// Cinema
module Cinema(input [17:0]SW, input clk, input rst, output reg [17:0]LEDR , input [3:0]KEY, output [7:0]HEX0,
			  output [7:0]HEX4, output [7:0]HEX5, output [7:0]HEX6, output [7:0]HEX7, output [7:0]HEX1, output [7:0]HEX2, output [7:0]HEX3);
integer filmeEscolhido;  
integer filme;  
integer horarioEscolhido;  
integer horario;  
integer assentoEscolhido;  
reg [17:0] assento11;  
reg [17:0] assento12;  
reg [17:0] assento21;  
reg [17:0] assento22;  
integer valorInserido;  
integer valor;  
integer pago;  
integer quantidadeDeIngresso;  
integer trocoFeito;  
integer troco;  
wire [7:0]F = 4'hF;  
wire [7:0]H = 4'hC;  
reg [7:0]dFilme;  
reg [7:0]dHorario;  
reg [7:0]display1;  
reg [7:0]display2;  
reg [7:0]display3;  
reg [7:0]display4;  
integer bouncing;  
integer bouncing2;  
integer i;  
integer pagoAgora;  
always@(posedge clk) begin
  if (rst) begin  
    filmeEscolhido <= 0; filme <= 0; horarioEscolhido <= 0; horario <= 0; assentoEscolhido <= 0;
    assento11 <= 0; assento12 <= 0; assento21 <= 0; assento22 <= 0;
    valorInserido <= 0; valor <= 0; pago <= 0; quantidadeDeIngresso <= 0; trocoFeito <= 0; troco <= 0;
    dFilme <= 0; dHorario <= 0; display1 <= 0; display2 <= 0; display3 <= 0; display4 <= 0;
    bouncing <= 0; LEDR <= 0;
  end else begin
    if(!filmeEscolhido && bouncing == 0) begin  
		troco = 0;
        if(KEY == 4'b1110) begin  
            filme = 1;  
            filmeEscolhido = 1;  
            dFilme = 4'h1;  
            bouncing = 1;  
        end
        if(KEY == 4'b1101) begin  
            filme = 2;  
            filmeEscolhido = 1;  
            dFilme = 4'h2;  
        end
    end
    if(!horarioEscolhido && filmeEscolhido == 1) begin  
        if(KEY == 4'b1011) begin  
            horario = 1;  
            horarioEscolhido = 1;  
            dHorario = 4'h1;  
            display1 = 4'h1;  
  ...
make LEC_CHECK=0 ABC_AREA=1 CAP_MARGIN=20 CORE_ASPECT_RATIO=0.5 CORE_MARGIN=2 CORE_UTILIZATION=71 CTS_CLUSTER_DIAMETER=326 CTS_CLUSTER_SIZE=100 HOLD_SLACK_MARGIN=0.27 PLACE_DENSITY_LB_ADDON=0.29 SLEW_MARGIN=20 TNS_END_PERCENT=10 finish   # period 20.0 ns
run.sh (not shown) runs the stock make flow with config.mk's settings and CLKGATE_MAP_FILE=.
The first run completed without violations.
Next try:
Settings changed: CORE_ASPECT_RATIO 0.5 to default, SETUP_SLACK_MARGIN from default to 1.69.
Result: The changed run went through all stages and came out clean; wire length went up by about a fifth; global-route usage goes up by 3.7 points; register-to-register slack gains 380 ps; die size hardly moves; worst setup slack is better by 1100 ps.

Setup of the baseline:
Cinema again, from the RTL that the note above started with.
Settings: LEC_CHECK=0, ABC_AREA=1, CAP_MARGIN=35, CORE_MARGIN=2, CORE_UTILIZATION=70, CTS_CLUSTER_DIAMETER=326, CTS_CLUSTER_SIZE=100, HOLD_SLACK_MARGIN=0.27, PLACE_DENSITY_LB_ADDON=0.29, SLEW_MARGIN=20, TNS_END_PERCENT=10; clock period 20.0 ns.
The baseline went all the way through the flow, and no timing, DRC or antenna check failed.
For the candidate, these inputs were changed with respect to the baseline:
Settings: PLACE_DENSITY_LB_ADDON removed (was 0.29); CTS_CLUSTER_SIZE removed (was 100); CAP_MARGIN changed from 35 to 20; CORE_UTILIZATION changed from 70 to 43; TNS_END_PERCENT removed (was 10); HOLD_SLACK_MARGIN removed (was 0.27); ABC_AREA removed (was 1); CTS_CLUSTER_DIAMETER removed (was 326); the clock period (ns, I/O delays scaled along) changed from 20.0 to 14.2.
[summary]
- Every stage of the candidate finished as expected; the final checks, on the other hand, flagged setup timing, which means the layout fails.
- Going from the baseline to the candidate, average size of a mapped cell increased by 14% relative to the old numbers.
- On the candidate: global-route usage is 12 points lower than what the baseline gave.

## lagoon
Starting RTL as in the previous note.
make LEC_CHECK=0 CAP_MARGIN=0 CELL_PAD_IN_SITES_DETAIL_PLACEMENT=2 CELL_PAD_IN_SITES_GLOBAL_PLACEMENT=1 CORE_ASPECT_RATIO=0.78 CORE_MARGIN=2 CORE_UTILIZATION=40 CTS_CLUSTER_DIAMETER=316 CTS_CLUSTER_SIZE=60 GPL_TIMING_DRIVEN=0 HOLD_SLACK_MARGIN=0.06 MIN_ROUTING_LAYER=met2 SLEW_MARGIN=20 finish   # period 15.8 ns
| lagoon | all stages done | FAIL | capacitance limit, slew limit, setup timing |
[inputs] zinc vs lagoon
- CORE_UTILIZATION: 40 -> 72
- HOLD_SLACK_MARGIN: 0.06 -> unset
- CTS_CLUSTER_DIAMETER: 316 -> unset
- PLACE_DENSITY_LB_ADDON: unset -> 0.01
- MIN_ROUTING_LAYER: met2 -> unset
- CTS_CLUSTER_SIZE: 60 -> unset
- GPL_TIMING_DRIVEN: 0 -> unset
- CAP_MARGIN: 0 -> 20
- CELL_PAD_IN_SITES_GLOBAL_PLACEMENT: 1 -> unset
- CELL_PAD_IN_SITES_DETAIL_PLACEMENT: 2 -> unset
- CORE_ASPECT_RATIO: 0.78 -> unset
- the clock period (ns, I/O delays scaled along): 15.8 -> 14.5
## What came out
Final checks on zinc, whose flow otherwise completed, came back failing, citing setup timing. lagoon has lower final setup TNS than zinc. Area taken by flip-flops and latches: zinc vs lagoon — no meaningful difference. Clock-buffer cell count, lagoon and zinc: lower on lagoon. Half-perimeter wire length after placement: zinc vs lagoon down about 34%. xnor2_1 as the slowest cell on the critical path was reported by lagoon, and fa_1 by zinc. Taking lagoon as the reference point, the initial core utilization of zinc rises by 33 points. When the final numbers for lagoon and zinc were put side by side, the total detailed-routing wirelength turned out to be greater in lagoon. Relative to lagoon, setup slack has gone up in zinc.
Inputs modified between zinc and fjord:
- ABC_AREA newly set to 1
- TNS_END_PERCENT newly set to 5
- SETUP_SLACK_MARGIN newly set to 4.19
- CTS_CLUSTER_SIZE newly set to 37
- HOLD_SLACK_MARGIN newly set to -0.08
- the clock period (ns, I/O delays scaled along) changed from 14.5 to 14.1
Notes after the runs:
- Of fjord and zinc, only fjord never reached the final stage.
- Summary of fjord over zinc: number of cells upsized or downsized after cts has increased, routability congestion estimate from global placement has decreased, chip area from the yosys synthesis statistics has decreased, die area has decreased.
Changes in tundra relative to fjord:
- CTS_CLUSTER_SIZE changed from 37 to 39
- ABC_AREA removed (was 1)
- MAX_ROUTING_LAYER newly set to met4
Notes after the runs:
tundra -> stages 100% | layout checks FAIL | setup timing. From fjord to tundra the numbers moved as follows: starting density of the core has decreased; sum of net half-perimeters after detailed placement decreased by 4.2% relative to the old numbers; sequential cell area fraction in the yosys report moved down; yosys-reported design area after synthesis saw an increase. Compared with fjord, number of distinct library cell variants in the gate-level netlist after synthesis in tundra increased by more than half.
The inputs of harbor differ from those of tundra as listed below.
- removing HOLD_SLACK_MARGIN (formerly -0.08)
- setting ABC_AREA to 1 for the first time
- changing SETUP_SLACK_MARGIN from 4.19 to 3.27
- changing CTS_CLUSTER_SIZE from 39 to 72
- removing MAX_ROUTING_LAYER (formerly met4)
- removing TNS_END_PERCENT (formerly 5)
- changing the clock period (ns, I/O delays scaled along) from 14.1 to 11.6
==> comparison <==
NOTE: synthesized cell count in harbor exceeds that of tundra. Between tundra and harbor, the flow reports count of unique library cells instantiated by Yosys decreasing by more than a quarter. Delta(chip area line of the yosys report, harbor - tundra) < 0. Measured against tundra, the post-cts gate resize count of harbor comes out at 2.1 times the reference value. Count of standard-cell rows: harbor < tundra. Run status, harbor: aborted in global routing (5_1_grt), error GRT-0232. Where area of the chip is concerned, tundra is outperformed by harbor. Per the comparison of harbor with tundra, sum of net half-perimeters after detailed placement shrank by 200 um; adder and majority gate portion of the synthesized area went up.

Cinema again, from the RTL that the note above started with.
clock: 16.3 ns
lec_check: 0
cap_margin: 20
core_margin: 2
core_utilization: 72
cts_cluster_diameter: 230
cts_cluster_size: 24
hold_slack_margin: -0.09
setup_slack_margin: 2.71
slew_margin: 20
The baseline finished but failed the layout checks on negative setup slack.
Next try:
--- a/flow/config.mk
+++ b/flow/config.mk
@@ -7,0 +8 @@
+export ABC_AREA = 1
@@ -14 +15,3 @@
-export SETUP_SLACK_MARGIN = 2.71
+export MAX_ROUTING_LAYER = met4
+export PLACE_DENSITY_LB_ADDON = 0.04
+export SETUP_SLACK_MARGIN = 1.08
==> flow/constraint.sdc (replaced) <==
create_clock -name core_clock -period 16.0 [get_ports {clk}]
set_input_delay 3.2000 -clock core_clock [delete_from_list [all_inputs] [get_ports {clk}]]
set_output_delay 3.2000 -clock core_clock [all_outputs]
set_load 0.01 [all_outputs]
Effect: The new run died in 5_1_grt. Area after synthesis decreases by 2.7%. Synthesized cell count rose by 11%. Die size went down by 2.6%.
Next try:
==> flow/config.mk (replaced) <==
export PLATFORM = sky130hd
export DESIGN_NAME = Cinema
export DESIGN_NICKNAME = Cinema
export VERILOG_FILES = /design/flow/design.v
export SDC_FILE = /design/flow/constraint.sdc
export NUM_CORES = 4
export LEC_CHECK = 0
export CAP_MARGIN = 20
export CORE_MARGIN = 2
export CORE_UTILIZATION = 40
export SLEW_MARGIN = 20
==> flow/constraint.sdc (replaced) <==
create_clock -name core_clock -period 19.2 [get_ports {clk}]
set_input_delay 3.8400 -clock core_clock [delete_from_list [all_inputs] [get_ports {clk}]]
set_output_delay 3.8400 -clock core_clock [all_outputs]
set_load 0.01 [all_outputs]
After rerunning: This time the run produced a clean layout. Synthesized cell count decreases by roughly a tenth. Synthesized area increases by a few percent. Die size increases by well over a third.

Setup of v24:
Cinema again, from the RTL that the note above started with.
clock: 13.7 ns
lec_check: 0
abc_area: 1
cap_margin: 0
cell_pad_in_sites_global_placement: 0
core_margin: 2
core_utilization: 72
max_routing_layer: met5
place_density_lb_addon: 0.01
setup_slack_margin: 3.95
slew_margin: 20
tns_end_percent: 80
The log for v24 ends in global routing with error GRT-0232, so the run never completed.
#### Input delta (v57 over v24)
# v24
export LEC_CHECK = 0
export ABC_AREA = 1
export CAP_MARGIN = 0
export CELL_PAD_IN_SITES_GLOBAL_PLACEMENT = 0
export CORE_MARGIN = 2
export CORE_UTILIZATION = 72
export MAX_ROUTING_LAYER = met5
export PLACE_DENSITY_LB_ADDON = 0.01
export SETUP_SLACK_MARGIN = 3.95
export SLEW_MARGIN = 20
export TNS_END_PERCENT = 80
create_clock -name core_clock -period 13.7 [get_ports {clk}]
# v57
export LEC_CHECK = 0
export ABC_AREA = 0
export CAP_MARGIN = 0
export CELL_PAD_IN_SITES_GLOBAL_PLACEMENT = 0
export CORE_MARGIN = 2
export CORE_UTILIZATION = 72
export MAX_ROUTING_LAYER = met5
export PLACE_DENSITY_LB_ADDON = 0.01
export SLEW_MARGIN = 20
export TNS_END_PERCENT = 80
create_clock -name core_clock -period 15.7 [get_ports {clk}]
==> results <==
- In v57 the implementation completed, yet the final layout does not meet the checks, the culprit being negative setup slack.
- From v24 to v57 the numbers moved as follows: instance area after placement saw an increase; die area increased 2.7%; floorplan core area higher.
Here is what was changed in the inputs of v27 compared with v57.
# v57
export LEC_CHECK = 0
export ABC_AREA = 0
export CAP_MARGIN = 0
export CELL_PAD_IN_SITES_GLOBAL_PLACEMENT = 0
export CORE_MARGIN = 2
export CORE_UTILIZATION = 72
export MAX_ROUTING_LAYER = met5
export PLACE_DENSITY_LB_ADDON = 0.01
export SLEW_MARGIN = 20
export TNS_END_PERCENT = 80
create_clock -name core_clock -period 15.7 [get_ports {clk}]
# v27
export LEC_CHECK = 0
export ABC_AREA = 1
export CAP_MARGIN = 0
export CELL_PAD_IN_SITES_GLOBAL_PLACEMENT = 0
export CORE_MARGIN = 2
export CORE_UTILIZATION = 72
export CTS_CLUSTER_SIZE = 79
export MAX_ROUTING_LAYER = met5
export PLACE_DENSITY_LB_ADDON = 0.01
export SLEW_MARGIN = 20
export TNS_END_PERCENT = 80
create_clock -name core_clock -period 13.7 [get_ports {clk}]
[summary]
Post-cts repair resize count on v27 is up relative to v57.
Tool error GRT-0232 stopped v27 during global routing; no final results.
Taking v57 as the reference, in v27 unique cell type count in the Yosys netlist now smaller, floorplan core area decreased by 2.9% relative to the old numbers.
Compared with v57, v27 shows global placement routability congestion lower by 1.6%.
For placed wire-length estimate after detailed placement, v57 and v27 come out practically identical.
Re instance area after placement: v27 and v57 aren't equal, and the higher value belongs to v57.
Chip area line of the yosys report, v27 vs v57: down by a few percent

Setup of run A:
Cinema again, from the RTL that the note above started with.
==> flow/config.mk <==
export PLATFORM = sky130hd
export DESIGN_NAME = Cinema
export DESIGN_NICKNAME = Cinema
export VERILOG_FILES = /design/flow/design.v
export SDC_FILE = /design/flow/constraint.sdc
export NUM_CORES = 4
export LEC_CHECK = 0
export ABC_AREA = 1
export CAP_MARGIN = 10
export CORE_MARGIN = 2
export CORE_UTILIZATION = 72
export CTS_CLUSTER_DIAMETER = 383
export CTS_CLUSTER_SIZE = 72
export SLEW_MARGIN = 20
==> flow/constraint.sdc <==
create_clock -name core_clock -period 11.6 [get_ports {clk}]
set_input_delay 2.3200 -clock core_clock [delete_from_list [all_inputs] [get_ports {clk}]]
set_output_delay 2.3200 -clock core_clock [all_outputs]
set_load 0.01 [all_outputs]
Flow for run A halted at global routing (5_1_grt), error code GRT-0232.
--- input diff run A..run B ---
Settings: removing CTS_CLUSTER_DIAMETER (formerly 383); changing CAP_MARGIN from 10 to 20; removing ABC_AREA (formerly 1); setting PLACE_DENSITY_LB_ADDON to 0.01 for the first time; removing CTS_CLUSTER_SIZE (formerly 72); changing the clock period (ns, I/O delays scaled along) from 11.6 to 14.3.
==> comparison <==
Run A -> run B: die height increased slightly. Count of unique library cells instantiated by Yosys: run B vs run A up 64%. Mean instance size in the synthesized netlist (run A / run B): 0.878. Share of the yosys chip area belonging to registers sits lower in run B than in run A. In the flow results for run A and run B, the die size is smaller on run A. Summed standard-cell area reported by yosys, run A and run B: lower on run A. For synthesized cell count, dividing the value from run A by the value from run B gives 1.11. Run B had finished all stages when the layout checks came back failing, citing negative setup slack.
#### Input delta (run C over run B)
Settings: putting HOLD_SLACK_MARGIN at -0.08 where nothing was set; putting TNS_END_PERCENT at 5 where nothing was set; putting SETUP_SLACK_MARGIN at 4.19 where nothing was set; swapping 14.3 for 14.5 in the clock period (ns, I/O delays scaled along).
==> comparison <==
- Of run B and run C, the run reporting the lower met1 track demand over resource in global routing was run C.
- Run C: complete, dirty (negative setup slack)
- In the reports for run B and run C, the smaller met2 usage belongs to run B.
- Taking run B as the reference, in run C length of routed met2 wiring moved down; final cell count without fillers moved down; setup slack moved up.
Here is what was changed in the inputs of run D compared with run C.
Settings: clearing SETUP_SLACK_MARGIN, which used to be 4.19; putting CTS_CLUSTER_DIAMETER at 201 where nothing was set; clearing HOLD_SLACK_MARGIN, which used to be -0.08; putting ABC_AREA at 1 where nothing was set; swapping 14.5 for 14.3 in the clock period (ns, I/O delays scaled along).
Notes after the runs:
Run D terminated abnormally: global routing (5_1_grt) reported GRT-0232.
Changes observed in run D relative to run C: fraction of the mapped netlist area in simple logic gates grew by 1.8 points, worst slack at placement grew by 940 ps.
Delta (run D minus run C): number of placement rows decreased by 1.8% relative to the old numbers, count of mapped cells out of synthesis increased by 248 relative to the old numbers, post-synthesis mux area share decreased by 2.2 points relative to the old numbers.
Cmp run D and run C / synthesized area / lower: run D
Looking at number of cell instances after yosys synthesis, run D sits 248 higher than run C does.
Higher die area among run D and run C: run C
